==> flow/design.v (excerpt) <==
module amber_mul (
input                       i_clk,
input                       i_rst,           
input                       i_start,
input                       i_accumulate,    
input       [31:0]          i_a,             
input       [31:0]          i_b,             
input       [31:0]          i_c,             
output                      o_ready,
output                      o_done,
output      [31:0]          o_result,
output      [1:0]           o_flags          
);
reg         busy;
reg         acc_q;
reg  [31:0] a_q;
reg  [31:0] c_q;
reg         done_d1;
reg         done_d2;
reg         done_d3;
wire        mult_done;
wire        take;
wire [31:0] mult_a;
wire [1:0]  mult_function;
assign take          = i_start && !busy;
assign o_ready       = !busy;
assign mult_a        = done_d2 ? c_q : a_q;
assign mult_function = busy ? { acc_q, 1'd0 } : { i_accumulate, take };
always @ ( posedge i_clk )
    if ( take )
        begin
        acc_q <= i_accumulate;
        a_q   <= i_a;
        c_q   <= i_c;
        end
always @ ( posedge i_clk )
  ...
Size in the first run: roughly 140 flip-flops, about 140 I/O pins.
Settings: LEC_CHECK=0, ABC_AREA=0, CAP_MARGIN=20, CORE_MARGIN=2, CORE_UTILIZATION=72, CTS_CLUSTER_DIAMETER=397, CTS_CLUSTER_SIZE=10, PLACE_DENSITY=0.6, SETUP_SLACK_MARGIN=0.34, SLEW_MARGIN=20; clock period 1.34 ns.
run.sh (not shown) runs the stock make flow with config.mk's settings and CLKGATE_MAP_FILE=.
The starting point did not get past detailed placement (3_5_place_dp).
==> next run, changes <==
ABC_AREA = default   (was 0)
CORE_UTILIZATION = 40   (was 72)
CTS_CLUSTER_DIAMETER = default   (was 397)
CTS_CLUSTER_SIZE = default   (was 10)
SETUP_SLACK_MARGIN = default   (was 0.34)
clock period = 5.0 ns   (was 1.34 ns; I/O delays follow)
=> This time the run finished with timing, DRC and antenna clean; die size grows by well over a third; area after synthesis is unchanged; synthesized cell count does not change.
==> next run, changes <==
CAP_MARGIN = 0   (was 20)
CELL_PAD_IN_SITES_GLOBAL_PLACEMENT = 0   (was default)
CORE_ASPECT_RATIO = 1.09   (was default)
CORE_UTILIZATION = 53   (was 40)
CTS_CLUSTER_DIAMETER = 59   (was default)
CTS_CLUSTER_SIZE = 23   (was default)
GPL_ROUTABILITY_DRIVEN = 0   (was default)
MAX_ROUTING_LAYER = met4   (was default)
PLACE_DENSITY = default   (was 0.6)
=> Total power hardly moves; final cell count decreases by 6.1%; wire length increases by 1.1%; sequential power stays flat; worst setup slack loses 38 ps; final area decreases by 0.90%.

---

amber_mul again, from the RTL that the note above started with.
// amber_mul
module amber_mul (
input                       i_clk,
input                       i_rst,           
input                       i_start,
input                       i_accumulate,    
input       [31:0]          i_a,             
input       [31:0]          i_b,             
input       [31:0]          i_c,             
output                      o_ready,
output                      o_done,
output      [31:0]          o_result,
output      [1:0]           o_flags          
);
reg         busy;
reg         acc_q;
reg  [31:0] a_q;
reg  [31:0] c_q;
reg         done_d1;
reg         done_d2;
reg         done_d3;
wire        mult_done;
wire        take;
wire [31:0] mult_a;
wire [1:0]  mult_function;
assign take          = i_start && !busy;
assign o_ready       = !busy;
assign mult_a        = done_d2 ? c_q : a_q;
assign mult_function = busy ? { acc_q, 1'd0 } : { i_accumulate, take };
always @ ( posedge i_clk )
    if ( take )
        begin
        acc_q <= i_accumulate;
        a_q   <= i_a;
        c_q   <= i_c;
        end
always @ ( posedge i_clk )
    if ( i_rst )
        begin
        busy    <= 1'd0;
        done_d1 <= 1'd0;
        done_d2 <= 1'd0;
  ...
clock: 4.07 ns
lec_check: 0
cap_margin: 20
core_margin: 2
core_utilization: 66
place_density: 0.6
slew_margin: 20
The baseline completed, yet does not pass: negative setup slack.
==> next run, changes <==
CORE_UTILIZATION = 68   (was 66)
CTS_CLUSTER_SIZE = 35   (was default)
PLACE_DENSITY = default   (was 0.6)
clock period = 4.3 ns   (was 4.07 ns; I/O delays follow)
The changed run finished but failed the layout checks on negative setup slack.
Core utilization climbs by 1.2 points.
Worst setup slack improves by 0.068 ns.
Cell area drops by a few percent.
Final cell count drops by a few percent.
Total power drops by a little under a tenth.
Die size drops by a few percent.
Sequential share of layout area climbs by 0.76 points.
Critical path depth drops by 2.
Synthesized cell count stays the same.
Synthesized area is unchanged.
Count of clock-buffer cells in the layout climbs by 2.
==> next run, changes <==
CORE_UTILIZATION = 60   (was 68)
CTS_CLUSTER_SIZE = default   (was 35)
clock period = 2.71 ns   (was 4.3 ns; I/O delays follow)
Result: The changed run completed, yet does not pass: negative setup slack. Synthesized area is unchanged. Cell area grows by 16%. Die area climbs by 13%. First-iteration DRC count rose by 22%. Count of clock-buffer cells in the layout falls by 2. Final cell count climbs by 18%. Routed wire length rises by 34%. Worst setup slack got worse by 1.8 ns. Global-route usage rose by 7.1 points. Synthesized cell count is unchanged. Clock power rises by 58%.

---

v4:
The RTL this note starts from:
==> flow/design.v <==
module a23_multiply (
input                       i_clk,
input                       i_rst,           
input                       i_fetch_stall,
input       [31:0]          i_a_in,          
input       [31:0]          i_b_in,          
input       [1:0]           i_function,
input                       i_execute,
output      [31:0]          o_out,
output      [1:0]           o_flags,         
output reg                  o_done           
);
wire        enable;
wire        accumulate;
wire [33:0] multiplier;
wire [33:0] multiplier_bar;
wire [33:0] sum;
wire [33:0] sum34_b;
reg  [5:0]  count;
reg  [5:0]  count_nxt;
reg  [67:0] product;
reg  [67:0] product_nxt;
reg  [1:0]  flags_nxt;
wire [32:0] sum_acc1;            
assign enable         = i_function[0];
assign accumulate     = i_function[1];
assign multiplier     =  { 2'd0, i_a_in} ;
assign multiplier_bar = ~{ 2'd0, i_a_in} + 34'd1 ;
assign sum34_b        =  product[1:0] == 2'b01 ? multiplier     :
                         product[1:0] == 2'b10 ? multiplier_bar :
                                                 34'd0          ;
    assign sum =  product[67:34] + sum34_b;
    assign sum_acc1 = {1'd0, product[32:1]} + {1'd0, i_a_in};
always @*
    begin
    count_nxt           = count;
    product_nxt         = product;
    flags_nxt   = { product[32], product[32:1] == 32'd0 }; 
    if ( count == 6'd0 )
        product_nxt = {33'd0, 1'd0, i_b_in, 1'd0 } ;
    else if ( count <= 6'd33 )
        product_nxt = { sum[33], sum, product[33:1]} ;
    else if ( count == 6'd34 && accumulate )
        begin
        product_nxt         = { product[64:33], sum_acc1[31:0], 1'd0};  
        end
    if (count == 6'd0)   
        count_nxt   = enable ? 6'd1 : 6'd0;
    else if ((count == 6'd34 && !accumulate) ||   
             (count == 6'd35 &&  accumulate)  )   
        count_nxt   = 6'd0;
    else
        count_nxt   = count + 1'd1;
    end
always @ ( posedge i_clk )
    if ( i_rst )
        begin
        count           <= 6'd0;
        o_done          <= 1'd0;
        end
    else if ( !i_fetch_stall )
        begin
        count           <= i_execute ? count_nxt          : count;           
        product         <= i_execute ? product_nxt        : product;        
        o_done          <= i_execute ? count == 6'd31     : o_done;          
        end
assign o_out   = product[32:1]; 
assign o_flags = flags_nxt;
endmodule
module amber_mul (
input                       i_clk,
input                       i_rst,           
input                       i_start,
input                       i_accumulate,    
input       [31:0]          i_a,             
input       [31:0]          i_b,             
input       [31:0]          i_c,             
output                      o_ready,
output                      o_done,
output      [31:0]          o_result,
output      [1:0]           o_flags          
);
reg         busy;
reg         acc_q;
reg  [31:0] a_q;
reg  [31:0] c_q;
reg         done_d1;
reg         done_d2;
reg         done_d3;
wire        mult_done;
wire        take;
wire [31:0] mult_a;
wire [1:0]  mult_function;
assign take          = i_start && !busy;
assign o_ready       = !busy;
assign mult_a        = done_d2 ? c_q : a_q;
assign mult_function = busy ? { acc_q, 1'd0 } : { i_accumulate, take };
always @ ( posedge i_clk )
    if ( take )
        begin
        acc_q <= i_accumulate;
        a_q   <= i_a;
        c_q   <= i_c;
        end
always @ ( posedge i_clk )
    if ( i_rst )
        begin
        busy    <= 1'd0;
        done_d1 <= 1'd0;
        done_d2 <= 1'd0;
        done_d3 <= 1'd0;
        end
    else
        begin
        busy    <= take ? 1'd1 : ( o_done ? 1'd0 : busy );
        done_d1 <= mult_done;
        done_d2 <= done_d1;
        done_d3 <= done_d2 && acc_q;
        end
assign o_done = busy && ( acc_q ? done_d3 : done_d2 );
a23_multiply u_multiply (
    .i_clk          ( i_clk          ),
    .i_rst          ( i_rst          ),
    .i_fetch_stall  ( 1'd0           ),
    .i_a_in         ( mult_a         ),
    .i_b_in         ( i_b            ),
    .i_function     ( mult_function  ),
    .i_execute      ( 1'd1           ),
    .o_out          ( o_result       ),
    .o_flags        ( o_flags        ),
    .o_done         ( mult_done      )
);
endmodule
clock: 5.0 ns
lec_check: 0
cap_margin: 20
cell_pad_in_sites_global_placement: 3
core_aspect_ratio: 0.5
core_margin: 7
core_utilization: 40
cts_cluster_diameter: 318
cts_cluster_size: 49
place_density: 0.35
slew_margin: 20
Edits applied to the flow inputs when going from v4 to v17:
# v4
export LEC_CHECK = 0
export CAP_MARGIN = 20
export CELL_PAD_IN_SITES_GLOBAL_PLACEMENT = 3
export CORE_ASPECT_RATIO = 0.5
export CORE_MARGIN = 7
export CORE_UTILIZATION = 40
export CTS_CLUSTER_DIAMETER = 318
export CTS_CLUSTER_SIZE = 49
export PLACE_DENSITY = 0.35
export SLEW_MARGIN = 20
create_clock -name core_clock -period 5.0 [get_ports {i_clk}]
# v17
export LEC_CHECK = 0
export CAP_MARGIN = 20
export CORE_MARGIN = 2
export CORE_UTILIZATION = 72
export CTS_CLUSTER_DIAMETER = 43
export CTS_CLUSTER_SIZE = 27
export HOLD_SLACK_MARGIN = -0.09
export PLACE_DENSITY = 0.6
export SETUP_SLACK_MARGIN = 1.02
export SLEW_MARGIN = 20
create_clock -name core_clock -period 5.0 [get_ports {i_clk}]
--- outcome ---
- v17 failed in global routing (5_1_grt) with GRT-0232.
- The placed wire-length estimate number comes out lower for v17 vs v4.
- Global placement routability congestion (lower): v4
- Simple logic cell fraction of the synthesized area essentially unchanged between v17 and v4.
- Delta (v17 minus v4): multiplexer share of the synthesized area essentially unchanged, post-cts gate resize count went up by 76, floorplan-stage core utilization went up by 33 points, die area shows a reduction of 50%.
- Between v17 and v4, die width is lower for v17, v4 comes in above that.
- On row count: v17 sits above v4.
--- input diff v17..v12 ---
# v17
export LEC_CHECK = 0
export CAP_MARGIN = 20
export CORE_MARGIN = 2
export CORE_UTILIZATION = 72
export CTS_CLUSTER_DIAMETER = 43
export CTS_CLUSTER_SIZE = 27
export HOLD_SLACK_MARGIN = -0.09
export PLACE_DENSITY = 0.6
export SETUP_SLACK_MARGIN = 1.02
export SLEW_MARGIN = 20
create_clock -name core_clock -period 5.0 [get_ports {i_clk}]
# v12
export LEC_CHECK = 0
export CAP_MARGIN = 5
export CELL_PAD_IN_SITES_GLOBAL_PLACEMENT = 0
export CORE_ASPECT_RATIO = 1.09
export CORE_MARGIN = 2
export CORE_UTILIZATION = 17
export CTS_CLUSTER_DIAMETER = 59
export GPL_ROUTABILITY_DRIVEN = 0
export MAX_ROUTING_LAYER = met4
export SLEW_MARGIN = 20
create_clock -name core_clock -period 5.0 [get_ports {i_clk}]
Results
- v17: aborted in global routing (5_1_grt) (tool error)
- v12 ran to completion and came out clean on the timing, DRC and antenna checks.
- Re chip area line of the yosys report: no difference whatsoever between v17 and v12.
- The post-placement worst setup slack number comes out higher for v12 vs v17.
- [v12 vs v17] instance count after placement with tap cells included: higher in v12
- What v17 reported for die size has to be multiplied by 4.1 to get the figure for v12.
- Cmp v12 vs v17: cell row count higher in v12
- The post-cts resize count reported for v12 is smaller than that of v17 by 76.
- Comparing v17 against v12, there is no change at all in total of buffers placed on input and output ports.
Power is estimated from default activity; no workload was simulated.
